File: flow/run.sh
#!/bin/bash
# the make line also repeats each setting of config.mk as NAME=value (left out here)
make -C /OpenROAD-flow-scripts/flow DESIGN_CONFIG=/design/flow/config.mk WORK_HOME=/design/flow/orfs CLKGATE_MAP_FILE= finish
File: flow/config.mk
export PLATFORM = sky130hd
export DESIGN_NAME = pcs_10g_top
export DESIGN_NICKNAME = pcs_10g_top
export VERILOG_FILES = /design/flow/design.v
export SDC_FILE = /design/flow/constraint.sdc
export NUM_CORES = 4
export LEC_CHECK = 0
export CAP_MARGIN = 20
export CORE_MARGIN = 2
export CORE_UTILIZATION = 66
export SETUP_SLACK_MARGIN = -0.21
export SLEW_MARGIN = 20
File: flow/constraint.sdc
create_clock -name core_clock -period 2.3 [get_ports {clk}]
set_input_delay 0.4600 -clock core_clock [delete_from_list [all_inputs] [get_ports {clk}]]
set_output_delay 0.4600 -clock core_clock [all_outputs]
set_load 0.01 [all_outputs]
File: flow/design.v
`timescale 1ns / 1ps
module pcs_10g_enc_64b66b (
    input  wire        clk,
    input  wire        rst_n,
    input  wire [63:0] xgmii_txd,    
    input  wire [7:0]  xgmii_txc,    
    output reg  [65:0] tx_block,      
    output reg         tx_block_valid,
    output reg         encode_error   
);
reg [65:0] block_next;
reg        error_next;
wire [7:0] d0 = xgmii_txd[ 7: 0];
wire [7:0] d1 = xgmii_txd[15: 8];
wire [7:0] d2 = xgmii_txd[23:16];
wire [7:0] d3 = xgmii_txd[31:24];
wire [7:0] d4 = xgmii_txd[39:32];
wire [7:0] d5 = xgmii_txd[47:40];
wire [7:0] d6 = xgmii_txd[55:48];
wire [7:0] d7 = xgmii_txd[63:56];
wire c0 = xgmii_txc[0];
wire c1 = xgmii_txc[1];
wire c2 = xgmii_txc[2];
wire c3 = xgmii_txc[3];
wire c4 = xgmii_txc[4];
wire c5 = xgmii_txc[5];
wire c6 = xgmii_txc[6];
wire c7 = xgmii_txc[7];
function [6:0] ctrl_encode;
    input [7:0] xgmii_char;
    begin
        case (xgmii_char)
            8'h07:   ctrl_encode = 7'h00;
            8'hFE:  ctrl_encode = 7'h1E;
            default:       ctrl_encode = 7'h1E;  
        endcase
    end
endfunction
function [3:0] ocode_encode;
    input [7:0] xgmii_char;
    begin
        case (xgmii_char)
            8'h9C: ocode_encode = 4'h0;
            8'h5C: ocode_encode = 4'hF;
            default:       ocode_encode = 4'h0;
        endcase
    end
endfunction
always @(*) begin
    block_next = 66'd0;
    error_next = 1'b0;
    if (xgmii_txc == 8'h00) begin
        block_next = {2'b01, xgmii_txd};
    end else if (c0 && d0 == 8'hFB && xgmii_txc[7:1] == 7'h00) begin
        block_next = {2'b10, 8'h33,
                      d7, d6, d5, d4, d3, d2, d1};
    end else if (c0 && d0 == 8'hFD && xgmii_txc[7:1] == 7'h7F) begin
        block_next = {2'b10, 8'h87,
                      ctrl_encode(d7), ctrl_encode(d6),
                      ctrl_encode(d5), ctrl_encode(d4),
                      ctrl_encode(d3), ctrl_encode(d2),
                      ctrl_encode(d1), 7'b0};
    end else if (!c0 && c1 && d1 == 8'hFD && xgmii_txc[7:2] == 6'h3F) begin
        block_next = {2'b10, 8'h99,
                      ctrl_encode(d7), ctrl_encode(d6),
                      ctrl_encode(d5), ctrl_encode(d4),
                      ctrl_encode(d3), ctrl_encode(d2),
                      d0, 6'b0};
    end else if (xgmii_txc[1:0] == 2'b00 && c2 && d2 == 8'hFD && xgmii_txc[7:3] == 5'h1F) begin
        block_next = {2'b10, 8'hAA,
                      ctrl_encode(d7), ctrl_encode(d6),
                      ctrl_encode(d5), ctrl_encode(d4),
                      ctrl_encode(d3),
                      d1, d0, 5'b0};
    end else if (xgmii_txc[2:0] == 3'b000 && c3 && d3 == 8'hFD && xgmii_txc[7:4] == 4'hF) begin
        block_next = {2'b10, 8'hB4,
                      ctrl_encode(d7), ctrl_encode(d6),
                      ctrl_encode(d5), ctrl_encode(d4),
                      d2, d1, d0, 4'b0};
    end else if (xgmii_txc[3:0] == 4'h0 && c4 && d4 == 8'hFD && xgmii_txc[7:5] == 3'h7) begin
        block_next = {2'b10, 8'hCC,
                      ctrl_encode(d7), ctrl_encode(d6),
                      ctrl_encode(d5),
                      d3, d2, d1, d0, 3'b0};
    end else if (xgmii_txc[4:0] == 5'h00 && c5 && d5 == 8'hFD && xgmii_txc[7:6] == 2'h3) begin
        block_next = {2'b10, 8'hD2,
                      ctrl_encode(d7), ctrl_encode(d6),
                      d4, d3, d2, d1, d0, 2'b0};
    end else if (xgmii_txc[5:0] == 6'h00 && c6 && d6 == 8'hFD && c7) begin
        block_next = {2'b10, 8'hE1,
                      ctrl_encode(d7),
                      d5, d4, d3, d2, d1, d0, 1'b0};
    end else if (xgmii_txc[6:0] == 7'h00 && c7 && d7 == 8'hFD) begin
        block_next = {2'b10, 8'hFF,
                      d6, d5, d4, d3, d2, d1, d0};
    end else if (xgmii_txc == 8'hF0 && c4 && d4 == 8'hFB) begin
        block_next = {2'b10, 8'h78,
                      d7, d6, d5, 4'h0, d3, d2, d1, d0};
    end else if (c0 && (d0 == 8'h9C || d0 == 8'h5C) &&
                 xgmii_txc[3:1] == 3'b000 &&
                 c4 && (d4 == 8'h9C || d4 == 8'h5C) &&
                 xgmii_txc[7:5] == 3'b000) begin
        block_next = {2'b10, 8'h2D,
                      d7, d6, d5, ocode_encode(d4),
                      d3, d2, d1, ocode_encode(d0)};
    end else if (c0 && (d0 == 8'h9C || d0 == 8'h5C) &&
                 xgmii_txc[3:1] == 3'b000 &&
                 c4 && d4 == 8'hFB &&
                 xgmii_txc[7:5] == 3'b000) begin
        block_next = {2'b10, 8'h66,
                      d7, d6, d5, 4'h0, d3, d2, d1, ocode_encode(d0)};
    end else if (xgmii_txc == 8'hFF) begin
        block_next = {2'b10, 8'h1E,
                      ctrl_encode(d7), ctrl_encode(d6),
                      ctrl_encode(d5), ctrl_encode(d4),
                      ctrl_encode(d3), ctrl_encode(d2),
                      ctrl_encode(d1), ctrl_encode(d0)};
    end else begin
        block_next = {2'b10, 8'h1E,
                      7'h1E, 7'h1E, 7'h1E, 7'h1E,
                      7'h1E, 7'h1E, 7'h1E, 7'h1E};
        error_next = 1'b1;
    end
end
always @(posedge clk or negedge rst_n) begin
    if (!rst_n) begin
        tx_block       <= {2'b10, 8'h1E, 56'd0};  
        tx_block_valid <= 1'b0;
        encode_error   <= 1'b0;
    end else begin
        tx_block       <= block_next;
        tx_block_valid <= 1'b1;
        encode_error   <= error_next;
    end
end
endmodule
`timescale 1ns / 1ps
module pcs_10g_scrambler (
    input  wire        clk,
    input  wire        rst_n,
    input  wire [65:0] tx_block_in,
    input  wire        tx_block_valid,
    output reg  [65:0] tx_block_out,
    output reg         tx_block_out_valid
);
reg [57:0] lfsr;
reg [63:0] scrambled_data;
reg [57:0] lfsr_next;
integer i;
always @(*) begin
    lfsr_next = lfsr;
    scrambled_data = 64'd0;
    for (i = 0; i < 64; i = i + 1) begin
        scrambled_data[i] = tx_block_in[i] ^ lfsr_next[38] ^ lfsr_next[57];
        lfsr_next = {lfsr_next[56:0], scrambled_data[i]};
    end
end
always @(posedge clk or negedge rst_n) begin
    if (!rst_n) begin
        lfsr               <= 58'h3FF_FFFF_FFFF_FFFF;  
        tx_block_out       <= 66'd0;
        tx_block_out_valid <= 1'b0;
    end else if (tx_block_valid) begin
        lfsr               <= lfsr_next;
        tx_block_out       <= {tx_block_in[65:64], scrambled_data};
        tx_block_out_valid <= 1'b1;
    end else begin
        tx_block_out_valid <= 1'b0;
    end
end
endmodule
`timescale 1ns / 1ps
module pcs_10g_tx_gearbox (
    input  wire        clk,         
    input  wire        rst_n,
    input  wire [65:0] tx_block,
    input  wire        tx_block_valid,
    output reg  [15:0] tx_data,
    output reg  [1:0]  tx_header,
    output reg         tx_data_valid,
    output wire        tx_ready,     
    input  wire        tx_sequence_done  
);
reg [79:0]  shift_reg;
reg [6:0]   bit_count;      
assign tx_ready = (bit_count <= 7'd16);
reg [1:0] stored_header;
reg       header_valid;
always @(posedge clk or negedge rst_n) begin
    if (!rst_n) begin
        shift_reg    <= 80'd0;
        bit_count    <= 7'd0;
        tx_data      <= 16'd0;
        tx_header    <= 2'b00;
        tx_data_valid <= 1'b0;
        stored_header <= 2'b00;
        header_valid  <= 1'b0;
    end else begin
        tx_data_valid <= 1'b0;
        if (tx_block_valid && tx_ready) begin
            stored_header <= tx_block[65:64];
            header_valid  <= 1'b1;
            shift_reg <= shift_reg | ({16'd0, tx_block[63:0]} << bit_count);
            bit_count <= bit_count + 7'd64;
        end
        if (bit_count >= 7'd16 || (tx_block_valid && tx_ready && (bit_count + 7'd64) >= 7'd16)) begin
            if (bit_count >= 7'd16) begin
                tx_data       <= shift_reg[15:0];
                tx_header     <= header_valid ? stored_header : 2'b01;
                tx_data_valid <= 1'b1;
                header_valid  <= 1'b0;
                shift_reg <= shift_reg >> 16;
                bit_count <= bit_count - 7'd16;
            end
        end
    end
end
endmodule
`timescale 1ns / 1ps
module pcs_10g_rx_gearbox (
    input  wire        clk,
    input  wire        rst_n,
    input  wire [15:0] rx_data,
    input  wire [1:0]  rx_header,
    input  wire        rx_data_valid,
    input  wire        rx_header_valid,
    output reg  [65:0] rx_block,
    output reg         rx_block_valid,
    input  wire        slip            
);
reg [81:0]  shift_reg;        
reg [6:0]   bit_count;
reg [6:0]   slip_offset;      
reg [1:0]   pending_header;
reg         has_header;
always @(posedge clk or negedge rst_n) begin
    if (!rst_n) begin
        shift_reg     <= 82'd0;
        bit_count     <= 7'd0;
        rx_block      <= 66'd0;
        rx_block_valid <= 1'b0;
        slip_offset   <= 7'd0;
        pending_header <= 2'b00;
        has_header    <= 1'b0;
    end else begin
        rx_block_valid <= 1'b0;
        if (slip) begin
            if (bit_count > 0) begin
                shift_reg <= shift_reg >> 1;
                bit_count <= bit_count - 7'd1;
            end
            if (slip_offset == 7'd65)
                slip_offset <= 7'd0;
            else
                slip_offset <= slip_offset + 7'd1;
        end
        if (rx_data_valid) begin
            shift_reg <= shift_reg | ({66'd0, rx_data} << bit_count);
            bit_count <= bit_count + 7'd16;
            if (rx_header_valid) begin
                pending_header <= rx_header;
                has_header     <= 1'b1;
            end
        end
        if (bit_count >= 7'd66) begin
            if (has_header) begin
                rx_block <= {pending_header, shift_reg[63:0]};
                shift_reg <= shift_reg >> 64;
                bit_count <= bit_count - 7'd64;
                has_header <= 1'b0;
            end else begin
                rx_block <= shift_reg[65:0];
                shift_reg <= shift_reg >> 66;
                bit_count <= bit_count - 7'd66;
            end
            rx_block_valid <= 1'b1;
        end
    end
end
endmodule
`timescale 1ns / 1ps
module pcs_10g_block_sync (
    input  wire        clk,
    input  wire        rst_n,
    input  wire [1:0]  rx_sync_header,
    input  wire        rx_valid,
    output reg         block_lock,     
    output reg         slip,           
    output reg         hi_ber,         
    output reg  [15:0] sh_valid_cnt,   
    output reg  [15:0] sh_invalid_cnt  
);
localparam [1:0] ST_LOCK_INIT = 2'd0;
localparam [1:0] ST_RESET_CNT = 2'd1;
localparam [1:0] ST_TEST_SH   = 2'd2;
localparam [1:0] ST_LOCKED    = 2'd3;
reg [1:0] state;
wire sh_valid = (rx_sync_header == 2'b01) || (rx_sync_header == 2'b10);
wire sh_invalid = !sh_valid;
reg [12:0] ber_test_cnt;      
reg [5:0]  ber_bad_cnt;       
always @(posedge clk or negedge rst_n) begin
    if (!rst_n) begin
        state          <= ST_LOCK_INIT;
        block_lock     <= 1'b0;
        slip           <= 1'b0;
        hi_ber         <= 1'b1;
        sh_valid_cnt   <= 16'd0;
        sh_invalid_cnt <= 16'd0;
        ber_test_cnt   <= 13'd0;
        ber_bad_cnt    <= 6'd0;
    end else begin
        slip <= 1'b0;  
        if (rx_valid) begin
            case (state)
                ST_LOCK_INIT: begin
                    block_lock <= 1'b0;
                    hi_ber     <= 1'b1;
                    if (sh_valid) begin
                        state        <= ST_RESET_CNT;
                        sh_valid_cnt <= 16'd1;
                    end else begin
                        slip <= 1'b1;
                    end
                end
                ST_RESET_CNT: begin
                    sh_valid_cnt   <= 16'd1;
                    sh_invalid_cnt <= 16'd0;
                    state          <= ST_TEST_SH;
                end
                ST_TEST_SH: begin
                    if (sh_valid) begin
                        sh_valid_cnt <= sh_valid_cnt + 16'd1;
                        if (sh_valid_cnt >= 64 - 1) begin
                            state      <= ST_LOCKED;
                            block_lock <= 1'b1;
                            hi_ber     <= 1'b0;
                            ber_test_cnt <= 13'd0;
                            ber_bad_cnt  <= 6'd0;
                        end
                    end else begin
                        slip  <= 1'b1;
                        state <= ST_LOCK_INIT;
                        sh_valid_cnt <= 16'd0;
                    end
                end
                ST_LOCKED: begin
                    ber_test_cnt <= ber_test_cnt + 13'd1;
                    if (sh_invalid) begin
                        sh_invalid_cnt <= sh_invalid_cnt + 16'd1;
                        ber_bad_cnt    <= ber_bad_cnt + 6'd1;
                    end
                    if (ber_test_cnt >= 13'd8191) begin
                        if (ber_bad_cnt >= 6'd16) begin
                            hi_ber     <= 1'b1;
                            block_lock <= 1'b0;
                            state      <= ST_LOCK_INIT;
                            sh_valid_cnt   <= 16'd0;
                            sh_invalid_cnt <= 16'd0;
                        end else begin
                            hi_ber <= 1'b0;
                        end
                        ber_test_cnt <= 13'd0;
                        ber_bad_cnt  <= 6'd0;
                    end
                end
                default: state <= ST_LOCK_INIT;
            endcase
        end
    end
end
endmodule
`timescale 1ns / 1ps
module pcs_10g_descrambler (
    input  wire        clk,
    input  wire        rst_n,
    input  wire [65:0] rx_block_in,
    input  wire        rx_block_valid,
    output reg  [65:0] rx_block_out,
    output reg         rx_block_out_valid
);
reg [57:0] lfsr;
reg [63:0] descrambled_data;
reg [57:0] lfsr_next;
integer i;
always @(*) begin
    lfsr_next = lfsr;
    descrambled_data = 64'd0;
    for (i = 0; i < 64; i = i + 1) begin
        descrambled_data[i] = rx_block_in[i] ^ lfsr_next[38] ^ lfsr_next[57];
        lfsr_next = {lfsr_next[56:0], rx_block_in[i]};  
    end
end
always @(posedge clk or negedge rst_n) begin
    if (!rst_n) begin
        lfsr               <= 58'h3FF_FFFF_FFFF_FFFF;
        rx_block_out       <= 66'd0;
        rx_block_out_valid <= 1'b0;
    end else if (rx_block_valid) begin
        lfsr               <= lfsr_next;
        rx_block_out       <= {rx_block_in[65:64], descrambled_data};
        rx_block_out_valid <= 1'b1;
    end else begin
        rx_block_out_valid <= 1'b0;
    end
end
endmodule
`timescale 1ns / 1ps
module pcs_10g_dec_64b66b (
    input  wire        clk,
    input  wire        rst_n,
    input  wire [65:0] rx_block,
    input  wire        rx_block_valid,
    output reg  [63:0] xgmii_rxd,
    output reg  [7:0]  xgmii_rxc,
    output reg         decode_error,    
    output reg         rx_data_valid
);
wire [1:0]  sync_header   = rx_block[65:64];
wire [7:0]  block_type    = rx_block[63:56];
wire [55:0] block_payload = rx_block[55:0];
wire [63:0] data_payload  = rx_block[63:0];
function [7:0] ctrl_decode;
    input [6:0] code;
    begin
        case (code)
            7'h00:    ctrl_decode = 8'h07;
            7'h1E:   ctrl_decode = 8'hFE;
            7'h06:     ctrl_decode = 8'h07;
            default:       ctrl_decode = 8'hFE;
        endcase
    end
endfunction
function [7:0] ocode_decode;
    input [3:0] code;
    begin
        case (code)
            4'h0: ocode_decode = 8'h9C;
            4'hF: ocode_decode = 8'h5C;
            default:    ocode_decode = 8'h9C;
        endcase
    end
endfunction
reg [63:0] rxd_next;
reg [7:0]  rxc_next;
reg        err_next;
always @(*) begin
    rxd_next = {8{8'hFE}};
    rxc_next = 8'hFF;
    err_next = 1'b0;
    if (!rx_block_valid) begin
        rxd_next = {8{8'h07}};
        rxc_next = 8'hFF;
    end else if (sync_header == 2'b01) begin
        rxd_next = data_payload;
        rxc_next = 8'h00;
    end else if (sync_header == 2'b10) begin
        case (block_type)
            8'h1E: begin
                rxd_next = {ctrl_decode(block_payload[55:49]),   
                            ctrl_decode(block_payload[48:42]),   
                            ctrl_decode(block_payload[41:35]),   
                            ctrl_decode(block_payload[34:28]),   
                            ctrl_decode(block_payload[27:21]),   
                            ctrl_decode(block_payload[20:14]),   
                            ctrl_decode(block_payload[13: 7]),   
                            ctrl_decode(block_payload[ 6: 0])};  
                rxc_next = 8'hFF;
            end
            8'h33: begin
                rxd_next = {block_payload[55:48],   
                            block_payload[47:40],   
                            block_payload[39:32],   
                            block_payload[31:24],   
                            block_payload[23:16],   
                            block_payload[15: 8],   
                            block_payload[ 7: 0],   
                            8'hFB};          
                rxc_next = 8'h01;
            end
            8'h2D: begin
                rxd_next = {block_payload[55:48],                
                            block_payload[47:40],                
                            block_payload[39:32],                
                            ocode_decode(block_payload[31:28]),  
                            block_payload[27:20],                
                            block_payload[19:12],                
                            block_payload[11: 4],                
                            ocode_decode(block_payload[ 3: 0])}; 
                rxc_next = 8'h11;
            end
            8'h66: begin
                rxd_next = {block_payload[55:48],                
                            block_payload[47:40],                
                            block_payload[39:32],                
                            8'hFB,                        
                            block_payload[27:20],                
                            block_payload[19:12],                
                            block_payload[11: 4],                
                            ocode_decode(block_payload[ 3: 0])}; 
                rxc_next = 8'h11;
            end
            8'h78: begin
                rxd_next = {block_payload[55:48],   
                            block_payload[47:40],   
                            block_payload[39:32],   
                            8'hFB,           
                            block_payload[27:20],   
                            block_payload[19:12],   
                            block_payload[11: 4],   
                            block_payload[ 3: 0], 4'b0};  
                rxc_next = 8'h10;
            end
            8'h87: begin
                rxd_next = {ctrl_decode(block_payload[55:49]),   
                            ctrl_decode(block_payload[48:42]),   
                            ctrl_decode(block_payload[41:35]),   
                            ctrl_decode(block_payload[34:28]),   
                            ctrl_decode(block_payload[27:21]),   
                            ctrl_decode(block_payload[20:14]),   
                            ctrl_decode(block_payload[13: 7]),   
                            8'hFD};                        
                rxc_next = 8'hFF;
            end
            8'h99: begin
                rxd_next = {ctrl_decode(block_payload[55:49]),   
                            ctrl_decode(block_payload[48:42]),   
                            ctrl_decode(block_payload[41:35]),   
                            ctrl_decode(block_payload[34:28]),   
                            ctrl_decode(block_payload[27:21]),   
                            ctrl_decode(block_payload[20:14]),   
                            8'hFD,                         
                            block_payload[13:6]};                 
                rxc_next = 8'hFE;
            end
            8'hAA: begin
                rxd_next = {ctrl_decode(block_payload[55:49]),   
                            ctrl_decode(block_payload[48:42]),   
                            ctrl_decode(block_payload[41:35]),   
                            ctrl_decode(block_payload[34:28]),   
                            ctrl_decode(block_payload[27:21]),   
                            8'hFD,                         
                            block_payload[20:13],                 
                            block_payload[12: 5]};                
                rxc_next = 8'hFC;
            end
            8'hB4: begin
                rxd_next = {ctrl_decode(block_payload[55:49]),   
                            ctrl_decode(block_payload[48:42]),   
                            ctrl_decode(block_payload[41:35]),   
                            ctrl_decode(block_payload[34:28]),   
                            8'hFD,                         
                            block_payload[27:20],                 
                            block_payload[19:12],                 
                            block_payload[11: 4]};                
                rxc_next = 8'hF8;
            end
            8'hCC: begin
                rxd_next = {ctrl_decode(block_payload[55:49]),   
                            ctrl_decode(block_payload[48:42]),   
                            ctrl_decode(block_payload[41:35]),   
                            8'hFD,                         
                            block_payload[34:27],                 
                            block_payload[26:19],                 
                            block_payload[18:11],                 
                            block_payload[10: 3]};                
                rxc_next = 8'hF0;
            end
            8'hD2: begin
                rxd_next = {ctrl_decode(block_payload[55:49]),   
                            ctrl_decode(block_payload[48:42]),   
                            8'hFD,                         
                            block_payload[41:34],                 
                            block_payload[33:26],                 
                            block_payload[25:18],                 
                            block_payload[17:10],                 
                            block_payload[ 9: 2]};                
                rxc_next = 8'hE0;
            end
            8'hE1: begin
                rxd_next = {ctrl_decode(block_payload[55:49]),   
                            8'hFD,                         
                            block_payload[48:41],                 
                            block_payload[40:33],                 
                            block_payload[32:25],                 
                            block_payload[24:17],                 
                            block_payload[16: 9],                 
                            block_payload[ 8: 1]};                
                rxc_next = 8'hC0;
            end
            8'hFF: begin
                rxd_next = {8'hFD,                         
                            block_payload[55:48],                 
                            block_payload[47:40],                 
                            block_payload[39:32],                 
                            block_payload[31:24],                 
                            block_payload[23:16],                 
                            block_payload[15: 8],                 
                            block_payload[ 7: 0]};                
                rxc_next = 8'h80;
            end
            default: begin
                rxd_next = {8{8'hFE}};
                rxc_next = 8'hFF;
                err_next = 1'b1;
            end
        endcase
    end else begin
        rxd_next = {8{8'hFE}};
        rxc_next = 8'hFF;
        err_next = 1'b1;
    end
end
always @(posedge clk or negedge rst_n) begin
    if (!rst_n) begin
        xgmii_rxd    <= {8{8'h07}};
        xgmii_rxc    <= 8'hFF;
        decode_error  <= 1'b0;
        rx_data_valid <= 1'b0;
    end else begin
        xgmii_rxd    <= rxd_next;
        xgmii_rxc    <= rxc_next;
        decode_error  <= err_next;
        rx_data_valid <= rx_block_valid;
    end
end
endmodule
`timescale 1ns / 1ps
module pcs_10g_ber_monitor (
    input  wire        clk,
    input  wire        rst_n,
    input  wire        block_lock,
    input  wire        hi_ber,
    input  wire [15:0] sh_invalid_cnt,
    input  wire        rx_decode_error,
    output reg         pcs_status,        
    output reg         pcs_status_ll,     
    input  wire        status_read,       
    output reg  [15:0] ber_count,         
    output reg  [7:0]  errored_block_count,  
    output reg         rx_link_up         
);
wire pcs_status_raw = block_lock & ~hi_ber;
localparam LINK_TIMER_MAX = 23'd6440000;
reg [22:0] link_timer;
always @(posedge clk or negedge rst_n) begin
    if (!rst_n) begin
        pcs_status        <= 1'b0;
        pcs_status_ll     <= 1'b0;
        ber_count         <= 16'd0;
        errored_block_count <= 8'd0;
        rx_link_up        <= 1'b0;
        link_timer        <= 23'd0;
    end else begin
        pcs_status <= pcs_status_raw;
        if (!pcs_status_raw) begin
            pcs_status_ll <= 1'b0;
        end else if (status_read) begin
            pcs_status_ll <= pcs_status_raw;
        end else if (!pcs_status_ll && pcs_status_raw) begin
            pcs_status_ll <= 1'b1;
        end
        if (!block_lock) begin
            ber_count <= 16'd0;
        end else if (hi_ber) begin
            if (ber_count != 16'hFFFF)  
                ber_count <= ber_count + 16'd1;
        end
        if (!block_lock) begin
            errored_block_count <= 8'd0;
        end else if (rx_decode_error) begin
            if (errored_block_count != 8'hFF)
                errored_block_count <= errored_block_count + 8'd1;
        end
        if (pcs_status_raw) begin
            if (link_timer >= LINK_TIMER_MAX) begin
                rx_link_up <= 1'b1;
            end else begin
                link_timer <= link_timer + 23'd1;
            end
        end else begin
            rx_link_up <= 1'b0;
            link_timer <= 23'd0;
        end
    end
end
endmodule
`timescale 1ns / 1ps
module pcs_10g_top #(
    parameter INIT_IDLE_DISPATCH = 1   
) (
    input  wire        clk,            
    input  wire        rst_n,          
    input  wire [63:0] xgmii_txd,      
    input  wire [7:0]  xgmii_txc,      
    output wire [63:0] xgmii_rxd,      
    output wire [7:0]  xgmii_rxc,      
    output wire [15:0] gth_txdata,     
    output wire [1:0]  gth_txheader,   
    output wire        gth_txdata_valid,
    input  wire [15:0] gth_rxdata,     
    input  wire [1:0]  gth_rxheader,   
    input  wire        gth_rxdata_valid,
    input  wire        gth_rxheader_valid,
    output wire        gth_txsequence_done,  
    input  wire        gth_rxgearboxslip,    
    output wire        block_lock,     
    output wire        hi_ber,         
    output wire        pcs_status,     
    output wire        rx_link_up,     
    output wire        tx_encode_err,  
    output wire        rx_decode_err,  
    output wire [15:0] ber_count,      
    output wire [7:0]  errored_blocks, 
    input  wire        status_read,    
    output wire        pcs_status_ll   
);
wire [65:0] enc_block;
wire        enc_valid;
wire        enc_error;
pcs_10g_enc_64b66b u_encoder (
    .clk            (clk),
    .rst_n          (rst_n),
    .xgmii_txd      (xgmii_txd),
    .xgmii_txc      (xgmii_txc),
    .tx_block        (enc_block),
    .tx_block_valid  (enc_valid),
    .encode_error    (enc_error)
);
assign tx_encode_err = enc_error;
wire [65:0] scr_block;
wire        scr_valid;
pcs_10g_scrambler u_scrambler (
    .clk              (clk),
    .rst_n            (rst_n),
    .tx_block_in       (enc_block),
    .tx_block_valid    (enc_valid),
    .tx_block_out      (scr_block),
    .tx_block_out_valid(scr_valid)
);
pcs_10g_tx_gearbox u_tx_gearbox (
    .clk              (clk),
    .rst_n            (rst_n),
    .tx_block          (scr_block),
    .tx_block_valid    (scr_valid),
    .tx_data           (gth_txdata),
    .tx_header         (gth_txheader),
    .tx_data_valid     (gth_txdata_valid),
    .tx_ready          (),
    .tx_sequence_done  (1'b1)
);
assign gth_txsequence_done = 1'b1;
wire [65:0] rgbox_block;
wire        rgbox_valid;
wire        slip_cmd;
pcs_10g_rx_gearbox u_rx_gearbox (
    .clk              (clk),
    .rst_n            (rst_n),
    .rx_data           (gth_rxdata),
    .rx_header         (gth_rxheader),
    .rx_data_valid     (gth_rxdata_valid),
    .rx_header_valid   (gth_rxheader_valid),
    .rx_block          (rgbox_block),
    .rx_block_valid    (rgbox_valid),
    .slip              (slip_cmd)
);
wire        blk_lock;
wire        blk_hi_ber;
wire [15:0] blk_sh_valid;
wire [15:0] blk_sh_invalid;
pcs_10g_block_sync u_block_sync (
    .clk              (clk),
    .rst_n            (rst_n),
    .rx_sync_header    (rgbox_block[65:64]),
    .rx_valid          (rgbox_valid),
    .block_lock        (blk_lock),
    .slip              (slip_cmd),
    .hi_ber            (blk_hi_ber),
    .sh_valid_cnt      (blk_sh_valid),
    .sh_invalid_cnt    (blk_sh_invalid)
);
assign block_lock = blk_lock;
assign hi_ber     = blk_hi_ber;
wire [65:0] dscr_block;
wire        dscr_valid;
pcs_10g_descrambler u_descrambler (
    .clk                (clk),
    .rst_n              (rst_n),
    .rx_block_in         (rgbox_block),
    .rx_block_valid      (rgbox_valid & blk_lock),
    .rx_block_out        (dscr_block),
    .rx_block_out_valid  (dscr_valid)
);
wire [63:0] dec_rxd;
wire [7:0]  dec_rxc;
wire        dec_error;
wire        dec_valid;
pcs_10g_dec_64b66b u_decoder (
    .clk              (clk),
    .rst_n            (rst_n),
    .rx_block          (dscr_block),
    .rx_block_valid    (dscr_valid),
    .xgmii_rxd         (dec_rxd),
    .xgmii_rxc         (dec_rxc),
    .decode_error      (dec_error),
    .rx_data_valid     (dec_valid)
);
assign xgmii_rxd   = dec_rxd;
assign xgmii_rxc   = dec_rxc;
assign rx_decode_err = dec_error;
pcs_10g_ber_monitor u_ber_monitor (
    .clk                 (clk),
    .rst_n               (rst_n),
    .block_lock          (blk_lock),
    .hi_ber              (blk_hi_ber),
    .sh_invalid_cnt      (blk_sh_invalid),
    .rx_decode_error     (dec_error),
    .pcs_status          (pcs_status),
    .pcs_status_ll       (pcs_status_ll),
    .status_read         (status_read),
    .ber_count           (ber_count),
    .errored_block_count (errored_blocks),
    .rx_link_up          (rx_link_up)
);
endmodule
==> flow_metrics.py, run 1 <==
# Auto-generated metrics
metrics = {
    "status": {
        "status": "complete, but fails checks",
        "checkFailReasons": "setup timing",
    },
    "final_timing": {
        "setup_viol": 166,
        "setup_slack_ns": -0.244,
        "post-route-period-util_pct": 111,
        "fmax_mhz": 393,
        "worst_pin_slew_ns": 0.926,
        "finClkSkew_ns": 0.0395,
        "report.final.slew_viol_count": 0,
        "fin_crit_ns": 2.54,
        "grt_setup_unrepaired": "true",
        "finalHoldViolations": 0,
        "fin_tns_setup_ns": -11.94,
        "slew_headroom_pct": 38.2,
    },
    "logic_synthesis": {
        "yosys_cells": 4327,
        "synthTopCellsByArea": "dfrtp_1 37%, dfstp_2 10%, nand2_1 6.5%, o21ai_0 5.1%, xnor2_1 4.5%",
        "ys_warn_count": 8,
        "synth-compound-area-share_pct": 20.2,
        "synthArstFlopShare_pct": 100,
        "ys_chip_area_um2": 40000,
        "ys_seq_share_pct": 47.2,
        "synthTopCellsByCount": "690 x nand2_1, 592 x dfrtp_1, 410 x o21ai_0",
        "simple_gate_share_pct": 15.6,
        "ys_sh_xor_pct": 6.80,
        "logic_family": "AND-OR/OR-AND gates",
        "mappedNetlistArea_um2": 40000,
        "synthFlopType": "dfrtp_1",
        "synth-adder-area-share_pct": 0.469,
        "synth_cell_types": 90,
        "muxShareOfSynthArea_pct": 4.76,
        "synth_area_per_cell_um2": 9.26,
        "synthDominantCellAreaShare_pct": 37.0,
        "synthCells": 4327,
        "synth_dominant_cell_count": "nand2_1",
        "ys_seq_elements": 747,
        "synth_top_cell_by_area": "dfrtp_1",
        "synth-edff-count": 0,
    },
    "place": {
        "dp_worst_setup_slack_ns": -0.841,
        "routabilityCongestion": 0.994,
        "dp_hpwl_mm": 93.1,
        "port_buffers": 215,
        "placed_area_um2": 46700,
    },
    "cts": {
        "cts.sinks": 747,
        "clk_latency_ns": 0.67,
        "htreeDepth": 3,
        "cts-buffers-inserted": 78,
        "cts_tree": "yes",
        "root_buffer": "clkbuf_16",
        "clockBufferDepth": 3,
        "clk_pin_slew_ns": 0.06,
    },
    "floorplan": {
        "core_um2": 60100,
        "die_height_um": 250,
        "die_x_um": 250,
        "num_rows": 90,
        "die_area_um2": 62700,
        "ioPinCount": 219,
        "fp_util_pct": 66.6,
    },
    "min_path": {
        "hold_end": "u_encoder.tx_block[56]",
        "whs_path_depth": 4,
        "hp-class": "input pin to flop",
        "hold_start": "xgmii_txd[56]",
    },
    "power_and_ir_drop": {
        "p_sw_share_pct": 38.1,
        "irDropWorstVdd_uv": 1030,
        "power_frac_seq_pct": 39.7,
        "p_switching_w": 0.0186,
        "power.total_w": 0.0489,
        "p_clk_share_pct": 26.7,
        "p_per_area_nw_per_um2": 983,
        "pg_seq_w": 0.0194,
        "clk-power_w": 0.0130,
        "cellLeakagePower_nw": 22.0,
        "comb_power_w": 0.0164,
        "power-top-group": "registers",
        "p_int_w": 0.0302,
        "p_comb_share_pct": 33.6,
    },
    "setup_path": {
        "path_common_cell": "a21oi_1",
        "slowest_stage": "or4_1",
        "critical_path.top_delay_family": "simple AND/OR/NAND/NOR gates",
        "startpoint_type": "flop",
        "crit_cells": 7,
        "startpoint": "u_descrambler.rx_block_out[56]",
        "cp-end-kind": "flop",
        "rrSetupSlack_ns": -0.24,
        "cp_num_buf_inv": 1,
        "timing.rr.start": "u_descrambler.rx_block_out[56]",
        "worstPathMaxFanout": 37,
        "cp.required_ns": 2.87,
        "crit_arrival_ns": 3.12,
        "reg2reg_to": "u_decoder.xgmii_rxd[62]",
        "path_class": "flop to flop",
        "worstPathCellList": "or4_1, nor2_2, buf_4, nor3_1, a21oi_1, nor3_2, a21oi_1",
        "reg2reg_depth": 7,
        "cpPeakStageDelay_ns": 0.60,
        "worstSetupEndpoint": "u_decoder.xgmii_rxd[62]",
    },
    "route": {
        "drt_iter0_drc": 6248,
        "first_pass_iters": 16,
        "drc": 0,
        "vias": 38100,
        "wl_mm": 137,
        "wl_per_cell_um": 24.1,
        "via_per_inst": 6.72,
        "antenna_left": 0,
    },
    "cells_and_area": {
        "fillCellCount": 3510,
        "postLayoutCoreUtil_pct": 82.7,
        "area_growth_pct": 24.2,
        "nNetsFinal": 4935,
        "final_area_um2": 49700,
    },
    "grt": {
        "track_usage_pct": 42.9,
        "grt_start_max_net_pins": 129,
        "grt_antenna_before_repair": 5,
        "grt_pass1_vias": 36800,
        "overflow": 0,
        "grt_pass1_wl_mm": 212,
    },
    "job": {
        "warnings": 42,
        "max_cap_violations": 0,
    },
}
==> metrics by stage <==
step / hold WS, ns / instances
global route: 0.331 / 5670
global placement: 0.411 / 5512
detailed placement: 0.418 / 5512
finish: 0.307 / 5672
CTS: 0.315 / 5658
floorplan: 0.164 / 4328
==> layer usage <==
layer	share of wire (%)	vias up	wire length (um)	global-route usage, %
li1	-	16500	-	-
met1	39	18400	53300	59.4
met2	44	2728	60700	65.2
met3	12	538	16400	11.2
met4	4.5	4	6190	17.0
met5	0.020	-	28	0
==> repair_timing <==
action / CTS / global route
setup endpoints to repair: 31 / 86
resized: 10 / 44
pin swaps: 0 / 25
cloned: 0 / 1
endpoints found under the hold margin: 18 / 0
setup buffers: 1 / 12
hold buffers: 1 / 0
==> cell type report <==
| class | count | area (um2) | share of cell area [%] |
|---|---|---|---|
| multi-input combinational | 3073 | 19700 | 39.6 |
| timing repair buffer | 773 | 6940 | 14.0 |
| tap | 782 | 978 | 1.97 |
| antenna | 2 | 5.00 | 0.0101 |
| clock inverter | 39 | 457 | 0.918 |
| inverter | 151 | 584 | 1.17 |
| sequential | 747 | 18900 | 38.0 |
| clock buffer | 105 | 2180 | 4.39 |
==> inputs of run 2 (changes only) <==
Settings changed: CORE_UTILIZATION 66 to 71, CTS_CLUSTER_DIAMETER set to 240, CTS_CLUSTER_SIZE set to 70, GPL_TIMING_DRIVEN set to 1, MAX_ROUTING_LAYER set to met5, PLACE_DENSITY_LB_ADDON set to 0.06, SETUP_SLACK_MARGIN -0.21 to 0.54, TNS_END_PERCENT set to 80.
Clock period 2.3 ns to 1.86 ns, I/O delays scaled along.
==> flow_metrics.py, run 2 <==
# Flow results
metrics = {
    "logic_synthesis": {
        "synthTopCellsByArea": "dfrtp_1 37%, dfstp_2 10%, nand2_1 6.5%, o21ai_0 5.1%, xnor2_1 4.5%",
        "synth_cell_types": 90,
        "synthCells": 4327,
        "synth-edff-count": 0,
        "simple_gate_share_pct": 15.6,
        "synth_dominant_cell_count": "nand2_1",
        "ys_seq_elements": 747,
        "mappedNetlistArea_um2": 40000,
        "synth-adder-area-share_pct": 0.469,
        "synthDominantCellAreaShare_pct": 37.0,
        "synthTopCellsByCount": "690 x nand2_1, 592 x dfrtp_1, 410 x o21ai_0",
        "ys_chip_area_um2": 40000,
        "muxShareOfSynthArea_pct": 4.76,
        "synthArstFlopShare_pct": 100,
        "ys_warn_count": 8,
        "synth-compound-area-share_pct": 20.2,
        "synthFlopType": "dfrtp_1",
        "yosys_cells": 4327,
        "ys_sh_xor_pct": 6.80,
        "ys_seq_share_pct": 47.2,
        "synth_top_cell_by_area": "dfrtp_1",
        "synth_area_per_cell_um2": 9.26,
        "logic_family": "AND-OR/OR-AND gates",
    },
    "status": {
        "first-error": "[ERROR GRT-0232] Routing congestion too high. Check the congestion heatmap in the GUI.",
        "failed_stage": "global routing (5_1_grt)",
        "status": "stopped before the end",
    },
    "place": {
        "dp_hpwl_mm": 103,
        "routabilityCongestion": 1.05,
        "dp_worst_setup_slack_ns": -1.22,
        "port_buffers": 215,
    },
    "floorplan": {
        "die_x_um": 241,
        "core_um2": 56100,
        "num_rows": 87,
        "die_area_um2": 58300,
        "fp_util_pct": 71.4,
        "ioPinCount": 219,
        "die_height_um": 241,
    },
    "grt": {
        "overflow": 1229,
        "track_usage_pct": 89.6,
    },
    "cts": {
        "cts.sinks": 747,
        "htreeDepth": 1,
        "root_buffer": "clkbuf_16",
        "cts-buffers-inserted": 14,
        "clockBufferDepth": 3,
    },
}
[run 2: timing repair]
action / 4_1_cts
setup endpoints to repair: 826
gates cloned: 25
hold buffers: 1
endpoints found under the hold margin: 253
resized: 273
setup buffers: 66
pin swaps: 93
[run 2: stage by stage]
| step | setup TNS, ns | area, um2 | utilization [%] | cells |
|---|---|---|---|---|
| after CTS | -150.14 | 50700 | 90.4 | 5727 |
| after detailed placement | -192.57 | 48000 | 85.6 | 5611 |
| after global placement | -170.52 | 48000 | 85.6 | 5611 |
| after floorplan | -157.59 | 41300 | - | 4328 |
[run 2: layer usage]
layer,track usage (%),GRT overflow
met3,79.0,62
met5,50.8,12
met1,86.4,18
met2,102,659
met4,96.5,478
==> inputs of run 3 (changes only) <==
Settings changed: CORE_UTILIZATION 71 to 66, CTS_CLUSTER_DIAMETER 240 to not set, PLACE_DENSITY_LB_ADDON 0.06 to not set, SETUP_SLACK_MARGIN 0.54 to 0.37.
Clock period 1.86 ns to 2.99 ns, I/O delays scaled along.
==> flow_metrics.py, run 3 <==
# Auto-generated metrics
metrics = {
    "power_and_ir_drop": {
        "power_frac_seq_pct": 40.3,
        "power-top-group": "registers",
        "p_clk_share_pct": 27.5,
        "p_switching_w": 0.0138,
        "comb_power_w": 0.0119,
        "clk-power_w": 0.0102,
        "p_int_w": 0.0233,
        "cellLeakagePower_nw": 21.1,
        "p_comb_share_pct": 32.2,
        "irDropWorstVdd_uv": 868,
        "p_sw_share_pct": 37.3,
        "pg_seq_w": 0.0149,
        "p_per_area_nw_per_um2": 768,
    },
    "grt": {
        "grt_pass1_vias": 34600,
        "overflow": 0,
        "grt_pass1_wl_mm": 201,
        "grt_antenna_before_repair": 1,
        "track_usage_pct": 40.7,
        "grt_start_max_net_pins": 129,
    },
    "route": {
        "drt_iter0_drc": 5921,
        "wl_mm": 131,
        "via_per_inst": 6.79,
        "drc": 0,
        "first_pass_iters": 13,
        "antenna_cells": 0,
        "wl_per_cell_um": 23.9,
        "antenna_left": 0,
        "vias": 37200,
    },
    "setup_path": {
        "path_class": "flop to flop",
        "startpoint_type": "flop",
        "rrSetupSlack_ns": 0.37,
        "cpPeakStageDelay_ns": 0.48,
        "slowest_stage": "or4bb_4",
        "cp-end-kind": "flop",
        "worstPathMaxFanout": 6,
        "reg2reg_to": "u_decoder.xgmii_rxd[15]",
        "startpoint": "u_descrambler.rx_block_out[56]",
        "timing.rr.start": "u_descrambler.rx_block_out[56]",
        "cp.required_ns": 3.52,
        "reg2reg_depth": 9,
        "crit_arrival_ns": 3.15,
        "critical_path.top_delay_family": "simple AND/OR/NAND/NOR gates",
        "worstSetupEndpoint": "u_decoder.xgmii_rxd[15]",
        "cp_num_buf_inv": 2,
        "worstPathCellList": "clkbuf_4, or4bb_4, a21oi_2, or2_4, o41ai_4, buf_4, or3_4, a211oi_1, nor2_1",
        "crit_cells": 9,
    },
    "cts": {
        "clockBufferDepth": 3,
        "cts_tree": "yes",
        "htreeDepth": 3,
        "cts.sinks": 747,
        "root_buffer": "clkbuf_16",
        "cts-buffers-inserted": 76,
        "clk_latency_ns": 0.65,
        "clk_pin_slew_ns": 0.06,
    },
    "logic_synthesis": {
        "synthFlopType": "dfrtp_1",
        "ys_sh_xor_pct": 6.80,
        "ys_chip_area_um2": 40000,
        "synth-adder-area-share_pct": 0.469,
        "synthArstFlopShare_pct": 100,
        "synthCells": 4327,
        "synthTopCellsByCount": "690 x nand2_1, 592 x dfrtp_1, 410 x o21ai_0",
        "simple_gate_share_pct": 15.6,
        "synth_cell_types": 90,
        "synth_top_cell_by_area": "dfrtp_1",
        "logic_family": "AND-OR/OR-AND gates",
        "ys_seq_share_pct": 47.2,
        "synth-edff-count": 0,
        "ys_warn_count": 8,
        "ys_seq_elements": 747,
        "synth_dominant_cell_count": "nand2_1",
        "synth-compound-area-share_pct": 20.2,
        "synthTopCellsByArea": "dfrtp_1 37%, dfstp_2 10%, nand2_1 6.5%, o21ai_0 5.1%, xnor2_1 4.5%",
        "yosys_cells": 4327,
        "synth_area_per_cell_um2": 9.26,
        "muxShareOfSynthArea_pct": 4.76,
        "synthDominantCellAreaShare_pct": 37.0,
        "mappedNetlistArea_um2": 40000,
    },
    "final_timing": {
        "fmax_mhz": 381,
        "grt_setup_unrepaired": "true",
        "whs_ns": 0.447,
        "post-route-period-util_pct": 87.7,
        "finalHoldViolations": 0,
        "fin_crit_ns": 2.62,
        "report.final.slew_viol_count": 0,
        "finClkSkew_ns": 0.0200,
        "slew_headroom_pct": 39.6,
        "setup_viol": 0,
        "worst_pin_slew_ns": 0.904,
    },
    "cells_and_area": {
        "final_area_um2": 48300,
        "fillCellCount": 3727,
        "nNetsFinal": 4750,
        "area_growth_pct": 20.5,
    },
    "place": {
        "port_buffers": 215,
        "routabilityCongestion": 0.999,
        "dp_hpwl_mm": 88.1,
        "placed_area_um2": 44800,
    },
    "floorplan": {
        "num_rows": 90,
        "ioPinCount": 219,
        "die_x_um": 250,
        "core_um2": 60100,
        "die_area_um2": 62700,
        "fp_util_pct": 66.6,
        "die_height_um": 250,
    },
    "min_path": {
        "hold_start": "xgmii_txd[58]",
        "hold_end": "u_encoder.tx_block[50]",
        "whs_path_depth": 4,
        "hp-class": "input pin to flop",
    },
    "status": {
        "status": "no timing/DRC/antenna violations",
    },
    "job": {
        "warnings": 43,
        "max_cap_violations": 0,
    },
}
## run 3: cell type report
class                      instances  area, um2  share of cell area, %
timing repair buffer             588       5520                   11.4
inverter                         151        594                   1.23
sequential                       747      18900                   39.2
clock buffer                      97       2060                   4.27
timing repair inverter             1       6.26                 0.0130
multi-input combinational       3074      19600                   40.6
clock inverter                    44        622                   1.29
tap                              782        978                   2.03
## run 3: layer usage
| metal | global-route usage (%) | vias to the layer above | part of all wire (%) | routed length, um |
|---|---|---|---|---|
| met3 | 8.86 | 467 | 11 | 15000 |
| li1 | - | 16100 | - | - |
| met1 | 59.3 | 18200 | 41 | 53200 |
| met2 | 60.4 | 2479 | 44 | 57700 |
| met4 | 14.3 | 2 | 4.1 | 5350 |
| met5 | 0 | - | 0.0099 | 13 |
## run 3: stage by stage
| step | std cells | total power, W | setup WS (ns) | util (%) | setup TNS (ns) |
|---|---|---|---|---|---|
| detailed placement | 5296 | 0.0259 | -0.285 | 74.5 | -9.92 |
| CTS | 5439 | 0.0364 | 0.322 | 79.0 | 0 |
| finish | 5484 | 0.0371 | 0.367 | 80.3 | 0 |
| global route | 5484 | 0.0387 | 0.318 | 80.3 | 0 |
| global placement | 5296 | 0.0254 | -0.257 | 74.5 | -9.04 |
| floorplan | 4328 | 0.0218 | 0.0917 | - | 0 |
## run 3: repair_timing
item	CTS	global route
endpoints found under the setup margin	46	158
hold endpoints to repair	23	0
buffers inserted	0	35
pin swaps	0	15
hold buffers	1	0
gates resized	13	67
cloned	1	10
==> inputs of run 4 (changes only) <==
Settings changed: ABC_AREA set to 1, CELL_PAD_IN_SITES_GLOBAL_PLACEMENT set to 2, CORE_UTILIZATION 66 to 63, CTS_CLUSTER_DIAMETER set to 60, CTS_CLUSTER_SIZE 70 to 67, GPL_ROUTABILITY_DRIVEN set to 0, GPL_TIMING_DRIVEN 1 to 0, HOLD_SLACK_MARGIN set to 0.19, MAX_ROUTING_LAYER met5 to not set, MIN_ROUTING_LAYER set to met2, PLACE_DENSITY_LB_ADDON set to 0.02, SETUP_SLACK_MARGIN 0.37 to 0.09, SLEW_MARGIN 20 to 25, TNS_END_PERCENT 80 to 85.
Clock period 2.99 ns to 3.24 ns, I/O delays scaled along.
==> flow_metrics.py, run 4 <==
# Flow results
metrics = {
    "status": {
        "status": "stopped before the end",
        "failed_stage": "global placement without I/O (3_1_place_gp_skip_io)",
        "first-error": "[ERROR FLW-0024] Place density exceeds 1.0 (current PLACE_DENSITY_LB_ADDON =  0.02). Please check if the value of  PLACE_DENSITY_LB_ADDON is between 0 and 0.99.",
    },
    "logic_synthesis": {
        "logic_family": "simple AND/OR/NAND/NOR gates",
        "synthArstFlopShare_pct": 100,
        "synth_cell_types": 75,
        "simple_gate_share_pct": 24.1,
        "ys_seq_elements": 747,
        "synthDominantCellAreaShare_pct": 34.6,
        "muxShareOfSynthArea_pct": 0.0789,
        "synth_top_cell_by_area": "dfrtp_1",
        "synth-adder-area-share_pct": 0.438,
        "ys_warn_count": 8,
        "synth-compound-area-share_pct": 19.0,
        "synthFlopType": "dfrtp_1",
        "synthTopCellsByArea": "dfrtp_1 35%, nand2_1 14%, dfstp_2 9.5%, o21ai_0 5.8%, a21oi_1 4.6%",
        "ys_chip_area_um2": 42800,
        "yosys_cells": 5677,
        "synth-edff-count": 0,
        "synthTopCellsByCount": "1,544 x nand2_1, 592 x dfrtp_1, 494 x o21ai_0",
        "ys_seq_share_pct": 44.1,
        "mappedNetlistArea_um2": 42800,
        "synth_area_per_cell_um2": 7.54,
        "synthCells": 5677,
        "synth_dominant_cell_count": "nand2_1",
        "ys_sh_xor_pct": 4.71,
    },
    "floorplan": {
        "num_rows": 95,
        "die_x_um": 265,
        "fp_util_pct": 63.6,
        "die_area_um2": 70000,
        "die_height_um": 265,
        "core_um2": 67300,
    },
}
==> inputs of run 5 (changes only) <==
Settings changed: ABC_AREA 1 to not set, CAP_MARGIN 20 to 5, CELL_PAD_IN_SITES_GLOBAL_PLACEMENT 2 to not set, CORE_UTILIZATION 63 to 72, CTS_CLUSTER_DIAMETER 60 to not set, CTS_CLUSTER_SIZE 67 to 15, GPL_ROUTABILITY_DRIVEN 0 to not set, GPL_TIMING_DRIVEN 0 to 1, HOLD_SLACK_MARGIN 0.19 to -0.08, MAX_ROUTING_LAYER set to met5, MIN_ROUTING_LAYER met2 to not set, PLACE_DENSITY set to 0.6, PLACE_DENSITY_LB_ADDON 0.02 to not set, SETUP_SLACK_MARGIN 0.09 to not set, SLEW_MARGIN 25 to 20, TNS_END_PERCENT 85 to 80.
Clock period 3.24 ns to 2.42 ns, I/O delays scaled along.
==> flow_metrics.py, run 5 <==
# Flow results
metrics = {
    "logic_synthesis": {
        "simple_gate_share_pct": 15.6,
        "ys_warn_count": 8,
        "logic_family": "AND-OR/OR-AND gates",
        "synth-edff-count": 0,
        "synthTopCellsByArea": "dfrtp_1 37%, dfstp_2 10%, nand2_1 6.5%, o21ai_0 5.1%, xnor2_1 4.5%",
        "synthTopCellsByCount": "690 x nand2_1, 592 x dfrtp_1, 410 x o21ai_0",
        "ys_chip_area_um2": 40000,
        "yosys_cells": 4327,
        "ys_sh_xor_pct": 6.80,
        "synth_area_per_cell_um2": 9.26,
        "synthFlopType": "dfrtp_1",
        "synth_cell_types": 90,
        "synthCells": 4327,
        "synth-adder-area-share_pct": 0.469,
        "synth_dominant_cell_count": "nand2_1",
        "ys_seq_elements": 747,
        "synth-compound-area-share_pct": 20.2,
        "mappedNetlistArea_um2": 40000,
        "ys_seq_share_pct": 47.2,
        "synthArstFlopShare_pct": 100,
        "synthDominantCellAreaShare_pct": 37.0,
        "muxShareOfSynthArea_pct": 4.76,
        "synth_top_cell_by_area": "dfrtp_1",
    },
    "floorplan": {
        "fp_util_pct": 72.7,
        "die_x_um": 240,
        "ioPinCount": 219,
        "die_area_um2": 57500,
        "num_rows": 86,
        "core_um2": 55100,
        "die_height_um": 240,
    },
    "place": {
        "dp_hpwl_mm": 98.7,
        "port_buffers": 215,
        "placed_area_um2": 46500,
        "routabilityCongestion": 1.07,
        "dp_worst_setup_slack_ns": -0.787,
    },
    "cts": {
        "htreeDepth": 3,
        "cts.sinks": 747,
        "root_buffer": "clkbuf_16",
        "clockBufferDepth": 3,
        "cts-buffers-inserted": 76,
    },
    "status": {
        "first-error": "[ERROR GRT-0232] Routing congestion too high. Check the congestion heatmap in the GUI.",
        "status": "stopped before the end",
        "failed_stage": "global routing (5_1_grt)",
    },
    "grt": {
        "track_usage_pct": 80.6,
        "overflow": 31,
    },
}
-- run 5: routing by layer --
layer	GRT overflow	GRT usage [%]
met1	1	82.3
met2	11	91.3
met3	8	72.2
met4	11	73.4
met5	0	55.1
-- run 5: what timing repair did --
| item | CTS |
|---|---|
| cloned | 1 |
| gates resized | 96 |
| endpoints found under the hold margin | 38 |
| buffers inserted | 25 |
| hold buffers | 1 |
| setup endpoints to repair | 154 |
| pin swaps | 28 |
-- run 5: stage by stage --
step | setup TNS (ns) | std cells | power [W]
global placement | -46.46 | 5441 | 0.0321
floorplan | -13.85 | 4328 | 0.0271
detailed placement | -54.19 | 5441 | 0.0334
CTS | -0.304 | 5607 | 0.0477
==> inputs of run 6 (changes only) <==
Settings changed: CORE_UTILIZATION 72 to 70, CTS_CLUSTER_DIAMETER set to 101, CTS_CLUSTER_SIZE 15 to 22, GPL_TIMING_DRIVEN 1 to not set, HOLD_SLACK_MARGIN -0.08 to -0.09, MAX_ROUTING_LAYER met5 to not set, PLACE_DENSITY 0.6 to not set, SETUP_SLACK_MARGIN set to 0.39, TNS_END_PERCENT 80 to not set.
Clock period 2.42 ns to 2.54 ns, I/O delays scaled along.
==> flow_metrics.py, run 6 <==
# Flow results
metrics = {
    "status": {
        "status": "stopped before the end",
        "failed_stage": "global routing (5_1_grt)",
        "first-error": "[ERROR GRT-0232] Routing congestion too high. Check the congestion heatmap in the GUI.",
    },
    "logic_synthesis": {
        "synthFlopType": "dfrtp_1",
        "ys_sh_xor_pct": 6.80,
        "synthDominantCellAreaShare_pct": 37.0,
        "synth-adder-area-share_pct": 0.469,
        "yosys_cells": 4327,
        "simple_gate_share_pct": 15.6,
        "synth_top_cell_by_area": "dfrtp_1",
        "ys_warn_count": 8,
        "synthCells": 4327,
        "synth_cell_types": 90,
        "ys_chip_area_um2": 40000,
        "ys_seq_share_pct": 47.2,
        "synth-compound-area-share_pct": 20.2,
        "muxShareOfSynthArea_pct": 4.76,
        "mappedNetlistArea_um2": 40000,
        "synth_dominant_cell_count": "nand2_1",
        "synthTopCellsByArea": "dfrtp_1 37%, dfstp_2 10%, nand2_1 6.5%, o21ai_0 5.1%, xnor2_1 4.5%",
        "ys_seq_elements": 747,
        "synth_area_per_cell_um2": 9.26,
        "synthArstFlopShare_pct": 100,
        "synthTopCellsByCount": "690 x nand2_1, 592 x dfrtp_1, 410 x o21ai_0",
        "logic_family": "AND-OR/OR-AND gates",
        "synth-edff-count": 0,
    },
    "place": {
        "dp_worst_setup_slack_ns": -0.725,
        "dp_hpwl_mm": 94.8,
        "routabilityCongestion": 1.03,
        "port_buffers": 215,
        "placed_area_um2": 46300,
    },
    "floorplan": {
        "num_rows": 87,
        "ioPinCount": 219,
        "die_height_um": 243,
        "core_um2": 56500,
        "die_x_um": 243,
        "die_area_um2": 59100,
        "fp_util_pct": 70.9,
    },
    "cts": {
        "htreeDepth": 2,
        "cts.sinks": 747,
        "cts-buffers-inserted": 41,
        "clockBufferDepth": 3,
        "root_buffer": "clkbuf_16",
    },
    "grt": {
        "track_usage_pct": 74.7,
        "overflow": 24,
    },
}
run 6: metal layers:
layer	global-route usage, %	overflow
met3	60.4	7
met5	34.6	1
met2	91.4	1
met1	75.4	0
met4	69.4	15
run 6: timing repair:
item | in CTS
endpoints found under the setup margin | 383
pin swaps | 63
setup buffers | 71
gates cloned | 27
gates resized | 269
hold buffers | 1
endpoints found under the hold margin | 24
run 6: per-stage QoR:
stage	hold WS, ns	instances
floorplan	0.212	4328
global placement	0.448	5403
detailed placement	0.458	5403
CTS	0.341	5577
==> inputs of run 7 (changes only) <==
Settings changed: CAP_MARGIN 5 to 20, CORE_UTILIZATION 70 to 56, CTS_CLUSTER_DIAMETER 101 to not set, CTS_CLUSTER_SIZE 22 to not set, HOLD_SLACK_MARGIN -0.09 to not set, SETUP_SLACK_MARGIN 0.39 to not set.
Clock period 2.54 ns to 2.31 ns, I/O delays scaled along.
==> flow_metrics.py, run 7 <==
# Auto-generated metrics
metrics = {
    "status": {
        "status": "complete, but fails checks",
        "checkFailReasons": "setup timing",
    },
    "logic_synthesis": {
        "ys_warn_count": 8,
        "yosys_cells": 4327,
        "logic_family": "AND-OR/OR-AND gates",
        "synthDominantCellAreaShare_pct": 37.0,
        "ys_sh_xor_pct": 6.80,
        "synth-adder-area-share_pct": 0.469,
        "synth-edff-count": 0,
        "ys_chip_area_um2": 40000,
        "synth-compound-area-share_pct": 20.2,
        "synth_cell_types": 90,
        "ys_seq_elements": 747,
        "synthCells": 4327,
        "mappedNetlistArea_um2": 40000,
        "simple_gate_share_pct": 15.6,
        "muxShareOfSynthArea_pct": 4.76,
        "ys_seq_share_pct": 47.2,
        "synthFlopType": "dfrtp_1",
        "synth_area_per_cell_um2": 9.26,
        "synth_top_cell_by_area": "dfrtp_1",
        "synth_dominant_cell_count": "nand2_1",
        "synthTopCellsByArea": "dfrtp_1 37%, dfstp_2 10%, nand2_1 6.5%, o21ai_0 5.1%, xnor2_1 4.5%",
        "synthArstFlopShare_pct": 100,
        "synthTopCellsByCount": "690 x nand2_1, 592 x dfrtp_1, 410 x o21ai_0",
    },
    "final_timing": {
        "fin_crit_ns": 2.44,
        "slew_headroom_pct": 52.7,
        "post-route-period-util_pct": 106,
        "report.final.slew_viol_count": 0,
        "worst_pin_slew_ns": 0.710,
        "finClkSkew_ns": 0.0307,
        "fmax_mhz": 409,
        "setup_viol": 67,
        "finalHoldViolations": 0,
        "setup_slack_ns": -0.134,
        "grt_setup_unrepaired": "true",
        "fin_tns_setup_ns": -4.13,
    },
    "power_and_ir_drop": {
        "power-top-group": "registers",
        "comb_power_w": 0.0171,
        "pg_seq_w": 0.0192,
        "p_switching_w": 0.0184,
        "clk-power_w": 0.0137,
        "p_per_area_nw_per_um2": 963,
        "p_clk_share_pct": 27.4,
        "p_comb_share_pct": 34.2,
        "irDropWorstVdd_uv": 896,
        "cellLeakagePower_nw": 22.7,
        "p_int_w": 0.0316,
        "p_sw_share_pct": 36.8,
        "power_frac_seq_pct": 38.3,
        "power.total_w": 0.0500,
    },
    "grt": {
        "grt_antenna_before_repair": 1,
        "grt_start_max_net_pins": 129,
        "overflow": 0,
        "grt_pass1_wl_mm": 205,
        "track_usage_pct": 35.2,
        "grt_pass1_vias": 35000,
    },
    "cells_and_area": {
        "postLayoutCoreUtil_pct": 73.0,
        "combGateArea_um2": 20400,
        "seqCellArea_um2": 18900,
        "nNetsFinal": 5004,
        "fillCellCount": 5287,
        "area_growth_pct": 29.7,
    },
    "cts": {
        "htreeDepth": 3,
        "cts.sinks": 747,
        "cts_tree": "yes",
        "clockBufferDepth": 3,
        "clk_latency_ns": 0.66,
        "root_buffer": "clkbuf_16",
        "cts-buffers-inserted": 80,
        "clk_pin_slew_ns": 0.06,
    },
    "setup_path": {
        "startpoint": "u_descrambler.rx_block_out[57]",
        "worstPathCellList": "buf_12, nor4bb_4, and2_4, or4_4, buf_6, or2_4, o211ai_1, buf_4, nor2_2, a31oi_1",
        "rrSetupSlack_ns": -0.13,
        "critical_path.top_delay_family": "simple AND/OR/NAND/NOR gates",
        "startpoint_type": "flop",
        "cpPeakStageDelay_ns": 0.51,
        "reg2reg_to": "u_decoder.xgmii_rxd[18]",
        "worstPathMaxFanout": 7,
        "worstSetupEndpoint": "u_decoder.xgmii_rxd[18]",
        "crit_cells": 10,
        "slowest_stage": "or4_4",
        "timing.rr.start": "u_descrambler.rx_block_out[57]",
        "cp-end-kind": "flop",
        "cp_num_buf_inv": 3,
        "path_class": "flop to flop",
        "reg2reg_depth": 10,
        "cp.required_ns": 2.89,
        "crit_arrival_ns": 3.02,
    },
    "route": {
        "first_pass_iters": 13,
        "antenna_cells": 0,
        "drt_iter0_drc": 5308,
        "via_per_inst": 6.26,
        "vias": 37000,
        "wl_mm": 134,
        "wl_per_cell_um": 22.7,
        "drc": 0,
        "antenna_left": 0,
    },
    "floorplan": {
        "fp_util_pct": 56.3,
        "core_um2": 71100,
        "ioPinCount": 219,
        "die_x_um": 271,
        "die_area_um2": 73700,
        "die_height_um": 271,
        "num_rows": 98,
    },
    "place": {
        "port_buffers": 215,
        "dp_worst_setup_slack_ns": -0.822,
        "routabilityCongestion": 0.998,
        "dp_hpwl_mm": 94.3,
    },
    "job": {
        "max_cap_violations": 0,
        "warnings": 41,
    },
    "min_path": {
        "hp-class": "input pin to async pin",
    },
}
-- run 7: repair_timing --
action                     CTS  global route
hold buffers                 1             0
hold endpoints to repair    24             0
cloned                       5            15
pin swaps                   38            73
buffers inserted            44            41
gates resized               93           160
setup endpoints to repair  175           235
-- run 7: per-layer routing --
layer | vias up | part of all wire (%) | track usage [%]
met5 | - | 0 | 0
met4 | 0 | 3.5 | 10.4
met3 | 377 | 9.2 | 6.40
met2 | 2066 | 44 | 52.7
met1 | 17900 | 44 | 52.3
li1 | 16600 | - | -
-- run 7: cell type report --
| class | instances | share of cell area, % |
|---|---|---|
| clock buffers | 106 | 4.20 |
| well taps | 950 | 2.29 |
| inverters | 151 | 1.14 |
| flip-flops and latches | 747 | 36.4 |
| multi-input cells | 3072 | 39.2 |
| repair buffers | 841 | 15.5 |
| clock inverters | 43 | 1.28 |
-- run 7: stage by stage --
stage / area [um2] / hold slack (ns) / cells
after floorplan: 40900 / 0.166 / 4328
final: 51900 / 0.300 / 5910
after global placement: 46900 / 0.384 / 5663
after detailed placement: 46900 / 0.385 / 5663
after CTS: 50600 / 0.292 / 5861
after global routing: 51900 / 0.315 / 5910
==> inputs of run 8 (changes only) <==
Settings changed: CAP_MARGIN 20 to 5, CORE_UTILIZATION 56 to 72, CTS_CLUSTER_DIAMETER set to 351, CTS_CLUSTER_SIZE set to 42, PLACE_DENSITY set to 0.66.
Clock period 2.31 ns to 1.54 ns, I/O delays scaled along.
==> flow_metrics.py, run 8 <==
# Flow results
metrics = {
    "place": {
        "dp_hpwl_mm": 102,
        "routabilityCongestion": 1.08,
        "placed_area_um2": 48200,
        "port_buffers": 215,
        "placed_cells": 5684,
    },
    "logic_synthesis": {
        "mappedNetlistArea_um2": 40000,
        "synth_cell_types": 90,
        "synthFlopType": "dfrtp_1",
        "ys_warn_count": 8,
        "synth_dominant_cell_count": "nand2_1",
        "synth-adder-area-share_pct": 0.469,
        "synth_top_cell_by_area": "dfrtp_1",
        "synth-compound-area-share_pct": 20.2,
        "ys_chip_area_um2": 40000,
        "yosys_cells": 4327,
        "muxShareOfSynthArea_pct": 4.76,
        "synthArstFlopShare_pct": 100,
        "synth_area_per_cell_um2": 9.26,
        "simple_gate_share_pct": 15.6,
        "logic_family": "AND-OR/OR-AND gates",
        "ys_seq_elements": 747,
        "ys_sh_xor_pct": 6.80,
        "synthTopCellsByArea": "dfrtp_1 37%, dfstp_2 10%, nand2_1 6.5%, o21ai_0 5.1%, xnor2_1 4.5%",
        "synth-edff-count": 0,
        "synthCells": 4327,
        "synthDominantCellAreaShare_pct": 37.0,
        "synthTopCellsByCount": "690 x nand2_1, 592 x dfrtp_1, 410 x o21ai_0",
        "ys_seq_share_pct": 47.2,
    },
    "status": {
        "status": "stopped before the end",
        "failed_stage": "global routing (5_1_grt)",
        "first-error": "[ERROR GRT-0116] Global routing finished with congestion. Check the congestion regions in the DRC Viewer.",
    },
    "floorplan": {
        "die_area_um2": 57500,
        "ioPinCount": 219,
        "fp_util_pct": 72.7,
        "core_um2": 55100,
        "die_x_um": 240,
        "num_rows": 86,
        "die_height_um": 240,
    },
    "cts": {
        "htreeDepth": 1,
        "root_buffer": "clkbuf_16",
        "cts.sinks": 747,
        "cts-buffers-inserted": 21,
        "clockBufferDepth": 3,
    },
    "grt": {
        "track_usage_pct": 89.6,
        "overflow": 659,
    },
}
==> run 8: timing repair <==
action / CTS
resized: 716
setup endpoints to repair: 720
buffers inserted: 129
endpoints found under the hold margin: 276
gates cloned: 46
hold buffers: 1
pin swaps: 247
==> run 8: metal layers <==
| metal | overflow | track usage [%] |
|---|---|---|
| met1 | 10 | 87.7 |
| met2 | 297 | 99.6 |
| met3 | 45 | 80.9 |
| met4 | 299 | 93.5 |
| met5 | 8 | 59.7 |
==> run 8: metrics by stage <==
| step | power (W) | util, % | setup slack [ns] |
|---|---|---|---|
| 4_1_cts | 0.0695 | 97.3 | -0.913 |
| 2_1_floorplan | 0.0426 | - | -1.07 |
| 3_3_place_gp | 0.0520 | 87.6 | -1.38 |
| 3_5_place_dp | 0.0541 | 87.6 | -1.46 |
Power is estimated from default activity; no workload was simulated.
